== job 4059 ==
// archon_top
module archon_top (
    input wire clk,
    input wire reset,  
    input wire [15:0] external_entropy_in,  
    input wire [7:0] analog_entropy_raw,    
    input wire [1:0] ml_predicted_action,  
    input wire ml_risk_flag_top,           
    input wire manual_lock_top,            
    input wire analog_lock_override,
    input wire analog_flush_override,
    input wire quantum_override_signal,  
    input wire [1:0] mission_profile,          
    input wire override_authentication_valid,  
    input wire [7:0] entropy_threshold_fsm,    
    output wire [3:0] cpu_debug_pc,
    output wire [15:0] cpu_debug_instr,
    output wire cpu_debug_stall,
    output wire cpu_debug_flush,
    output wire cpu_debug_lock,
    output wire [7:0] cpu_debug_fsm_entropy_log,
    output wire [2:0] cpu_debug_fsm_instr_type_log,
    output wire cpu_debug_hazard_flag,
    output wire [1:0] cpu_debug_fsm_state,
    output wire cpu_debug_shock_detected,
  ...
Size: about 3200 cells after synthesis, ~370 flip-flops, about 85 I/O pins, about 26000 µm² of cells after synthesis.
Settings: LEC_CHECK=0, ABC_AREA=1, CAP_MARGIN=20, CORE_MARGIN=2, CORE_UTILIZATION=71, CTS_CLUSTER_SIZE=35, PLACE_DENSITY_LB_ADDON=0.06, SLEW_MARGIN=20; clock period 9.88 ns.
run.sh (not shown) runs the stock make flow with config.mk's settings and CLKGATE_MAP_FILE=.
[job 4059] flow finished | final checks: failed | reasons: setup timing
## Diff of input files: job 2282 against job 4059
Settings: ABC_AREA: 1 -> unset; PLACE_DENSITY_LB_ADDON: 0.06 -> unset; CTS_CLUSTER_DIAMETER: unset -> 224; CTS_CLUSTER_SIZE: 35 -> unset; the clock period (ns, I/O delays scaled along): 9.88 -> 10.7.
--- outcome ---
No crash in job 2282: every stage finished, but the layout fails its final checks due to setup timing. NOTE: chip area estimate from yosys synthesis in job 2282 exceeds that of job 4059. Compared to job 4059, job 2282 has number of antenna violations at the first check in global routing 2 lower. In the reports for job 2282 and job 4059, the smaller worst endpoint data arrival time belongs to job 4059. From job 4059 to job 2282, fraction of synthesis flops using an asynchronous set or reset pin did not move at all. On simple logic cell fraction of the synthesized area, the higher figure sits with job 4059, not job 2282. Horizontal die dimension, job 2282 vs job 4059: up by a few percent. Looking at area share of buffers outside the clock network, job 2282 sits 0.57 points lower than job 4059 does.
--- input diff job 2282..job 9991 ---
Settings: ABC_AREA: unset -> 1; CTS_CLUSTER_DIAMETER: 224 -> unset; CORE_UTILIZATION: 71 -> 72; the clock period (ns, I/O delays scaled along): 10.7 -> 23.9.
Findings:
- Job 9991: no failed stages, no open violations at the end
- Cmp job 2282 and job 9991 / die size / lower: job 9991
- As of job 9991, area of the synthesized netlist per yosys stat had fallen by a few percent compared to job 2282.
- Job 9991 vs job 2282, via count went up by about 3.2%.
Setup changes, job 9991 to job 4919
Settings: removing ABC_AREA (formerly 1); changing CORE_UTILIZATION from 72 to 34; changing the clock period (ns, I/O delays scaled along) from 23.9 to 20.9.
Findings:
Across job 9991 and job 4919, none had a timing, DRC or antenna violation.
Job 4919 — portion of the clock cycle consumed by the worst path in the final layout 7.0 points higher, job 9991 as reference
As of job 4919, area enclosed by the die boundary had risen by more than 100% compared to job 9991.
Against job 9991 as the reference, job 4919 delivers a higher synthesis area per yosys.
Job 9991 → job 4919: final core utilization has decreased.
Of job 4919 and job 9991, it is job 4919 that has the lower sequential share of layout area.
Summary of job 4919 over job 9991: wire length grew by 4.4%; global-route wire length before repair has increased; final setup slack of the worst path shows a reduction of 2.14 ns.
The all-layer global routing usage number comes out lower for job 4919 vs job 9991.

========
== run A ==
Starting RTL as in the previous note.
Settings: LEC_CHECK=0, ABC_AREA=1, CAP_MARGIN=20, CORE_MARGIN=2, CORE_UTILIZATION=71, CTS_CLUSTER_DIAMETER=224, PLACE_DENSITY_LB_ADDON=0.06, SLEW_MARGIN=20; clock period 9.88 ns.
Every stage of run A finished as expected; the final checks, on the other hand, flagged negative setup slack, which means the layout fails.
Here is what was changed in the inputs of run B compared with run A.
diff --git a/flow/config.mk b/flow/config.mk
--- a/flow/config.mk
+++ b/flow/config.mk
@@ -8 +7,0 @@
-export ABC_AREA = 1
@@ -12,2 +11 @@
-export CTS_CLUSTER_DIAMETER = 224
-export PLACE_DENSITY_LB_ADDON = 0.06
+export CTS_CLUSTER_SIZE = 35
==> flow/constraint.sdc <==
create_clock -name core_clock -period 11.0 [get_ports {clk}]
set_input_delay 2.2000 -clock core_clock [delete_from_list [all_inputs] [get_ports {clk}]]
set_output_delay 2.2000 -clock core_clock [all_outputs]
set_load 0.01 [all_outputs]
==> results <==
Status run B: flow complete, layout not clean - negative setup slack. Higher detailed-route wire length per cell goes to run B over run A. Aggregate negative setup slack was higher in run B than in run A. [run B] average footprint of a synthesized cell rose 1.6 µm² relative to run A. Delta (run B minus run A): register-to-register slack has increased; area after synthesis +about 6.4%.

========
Starting RTL as in the previous note.
clock: 9.88 ns
lec_check: 0
abc_area: 1
cap_margin: 20
core_margin: 2
core_utilization: 71
cts_cluster_diameter: 224
gpl_routability_driven: 0
max_routing_layer: met4
place_density_lb_addon: 0.06
setup_slack_margin: 0.88
slew_margin: 20
The first run completed, yet does not pass: negative setup slack.
==> next run, changes <==
- ABC_AREA: 1 -> default
- CORE_UTILIZATION: 71 -> 66
- CTS_CLUSTER_DIAMETER: 224 -> default
- GPL_ROUTABILITY_DRIVEN: 0 -> default
- MAX_ROUTING_LAYER: met4 -> default
- PLACE_DENSITY_LB_ADDON: 0.06 -> default
- SETUP_SLACK_MARGIN: 0.88 -> default
- clock period: 9.88 -> 13.0 ns (I/O delays scaled with it)
Result: This time the run went through all stages and came out clean. Sequential cell count stays the same. Via count drops by 6.4%. Area after synthesis climbs by 6.4%. Core utilization drops by 7.6 points.
==> next run, changes <==
- CORE_UTILIZATION: 66 -> 40
- SETUP_SLACK_MARGIN: default -> 1.87
- clock period: 13.0 -> 17.8 ns (I/O delays scaled with it)
The changed run completed without violations.
Setup slack is better by 1.8 ns.
Cell area rises by 0.99%.
Global-route usage goes down by 12 points.
==> next run, changes <==
- CORE_UTILIZATION: 40 -> 70
- SETUP_SLACK_MARGIN: 1.87 -> default
- clock period: 17.8 -> 6.22 ns (I/O delays scaled with it)
=> The changed run ran to the end with violations: negative setup slack. Design area increases by 4.9%. Global-route usage rises by 18 points. First-iteration DRC count increases by about 70%. Die size falls by about 40%. Worst hold slack hardly moves. Area after synthesis does not change. Worst setup slack is worse by 5.2 ns. Flip-flop count is unchanged.
==> next run, changes <==
- CORE_UTILIZATION: 70 -> 66
- clock period: 6.22 -> 13.2 ns (I/O delays scaled with it)
Outcome: With this change the flow finished with timing, DRC and antenna clean. Routed wire length fell by roughly a tenth. Synthesized area is unchanged.
==> next run, changes <==
- CORE_UTILIZATION: 66 -> 52
- clock period: 13.2 -> 9.88 ns (I/O delays scaled with it)
After rerunning: With this change the flow finished but fails on negative setup slack; wire length came out higher by about 3.4%; via count came out lower by about 0.6%; area after synthesis is unchanged; setup slack loses 1.2 ns; first-iteration DRC count came out lower by about 5.3%; final area came out higher by 3.5%; sequential share of layout area came out lower by 1.0 points; die size came out higher by 26%; global-route usage came out lower by 6.2 points.

========
== build 73 ==
Starting RTL as in the previous note.
## archon_top
module archon_top (
    input wire clk,
    input wire reset,  
    input wire [15:0] external_entropy_in,  
    input wire [7:0] analog_entropy_raw,    
    input wire [1:0] ml_predicted_action,  
    input wire ml_risk_flag_top,           
    input wire manual_lock_top,            
    input wire analog_lock_override,
    input wire analog_flush_override,
    input wire quantum_override_signal,  
    input wire [1:0] mission_profile,          
    input wire override_authentication_valid,  
    input wire [7:0] entropy_threshold_fsm,    
    output wire [3:0] cpu_debug_pc,
    output wire [15:0] cpu_debug_instr,
    output wire cpu_debug_stall,
    output wire cpu_debug_flush,
    output wire cpu_debug_lock,
    output wire [7:0] cpu_debug_fsm_entropy_log,
    output wire [2:0] cpu_debug_fsm_instr_type_log,
    output wire cpu_debug_hazard_flag,
    output wire [1:0] cpu_debug_fsm_state,
    output wire cpu_debug_shock_detected,
    output wire [1:0] cpu_debug_classified_entropy,
    output wire system_enable_fire_pulse  
);
    wire archon_top_internal_hazard_to_cpu = 1'b0;  
    pipeline_cpu u_pipeline_cpu (
        .clk(clk),
        .reset(reset),
  ...
make LEC_CHECK=0 ABC_AREA=1 CAP_MARGIN=15 CORE_ASPECT_RATIO=1.13 CORE_MARGIN=2 CORE_UTILIZATION=72 CTS_CLUSTER_SIZE=15 MAX_ROUTING_LAYER=met4 PLACE_DENSITY_LB_ADDON=0.06 SLEW_MARGIN=15 TNS_END_PERCENT=95 finish   # period 10.5 ns
What the final checks of build 73 revealed, after a flow that finished every stage, was a layout that fails on setup timing.
What build 23 does differently from build 73 at the input level:
Settings: clearing PLACE_DENSITY_LB_ADDON, which used to be 0.06; clearing MAX_ROUTING_LAYER, which used to be met4; clearing CTS_CLUSTER_SIZE, which used to be 15; clearing CORE_ASPECT_RATIO, which used to be 1.13; clearing TNS_END_PERCENT, which used to be 95; swapping 15 for 20 in SLEW_MARGIN; clearing ABC_AREA, which used to be 1; swapping 10.5 for 11.0 in the clock period (ns, I/O delays scaled along).
## What came out
Build 23 gives more share of the core filled with cells than build 73 did. The flow for build 23 finished, though final verification flagged setup timing. Max depth of the worst register-to-register path across build 23 and build 73: build 23. Cell area (build 73 / build 23): 0.946. Comparing build 23 and build 73, number of clock buffers in the layout is lower on build 23.
## Diff of input files: build 29 against build 23
Settings: a change of CAP_MARGIN from 15 to 20; a change of CORE_UTILIZATION from 72 to 40; a change of the clock period (ns, I/O delays scaled along) from 11.0 to 20.0.
==> comparison <==
- Between build 23 and build 29, number of nets in the layout decreased.
- Changes observed in build 29 relative to build 23: vias after detailed routing dropped 5.2%, non-clock buffering overhead in the final layout dropped 2.2 points, via count of the first global-routing pass dropped 1458.
- Launching instance or port of the critical path: ml_predicted_action[1] -> build 23, ml_predicted_action[0] -> build 29
- To summarise build 23: no stage aborted, but the layout did not pass its checks, failing on setup timing.
- Build 29 finished end to end and its layout was clean on timing, DRC and antenna.
- Build 29: final critical-path share of the clock period lower than build 23
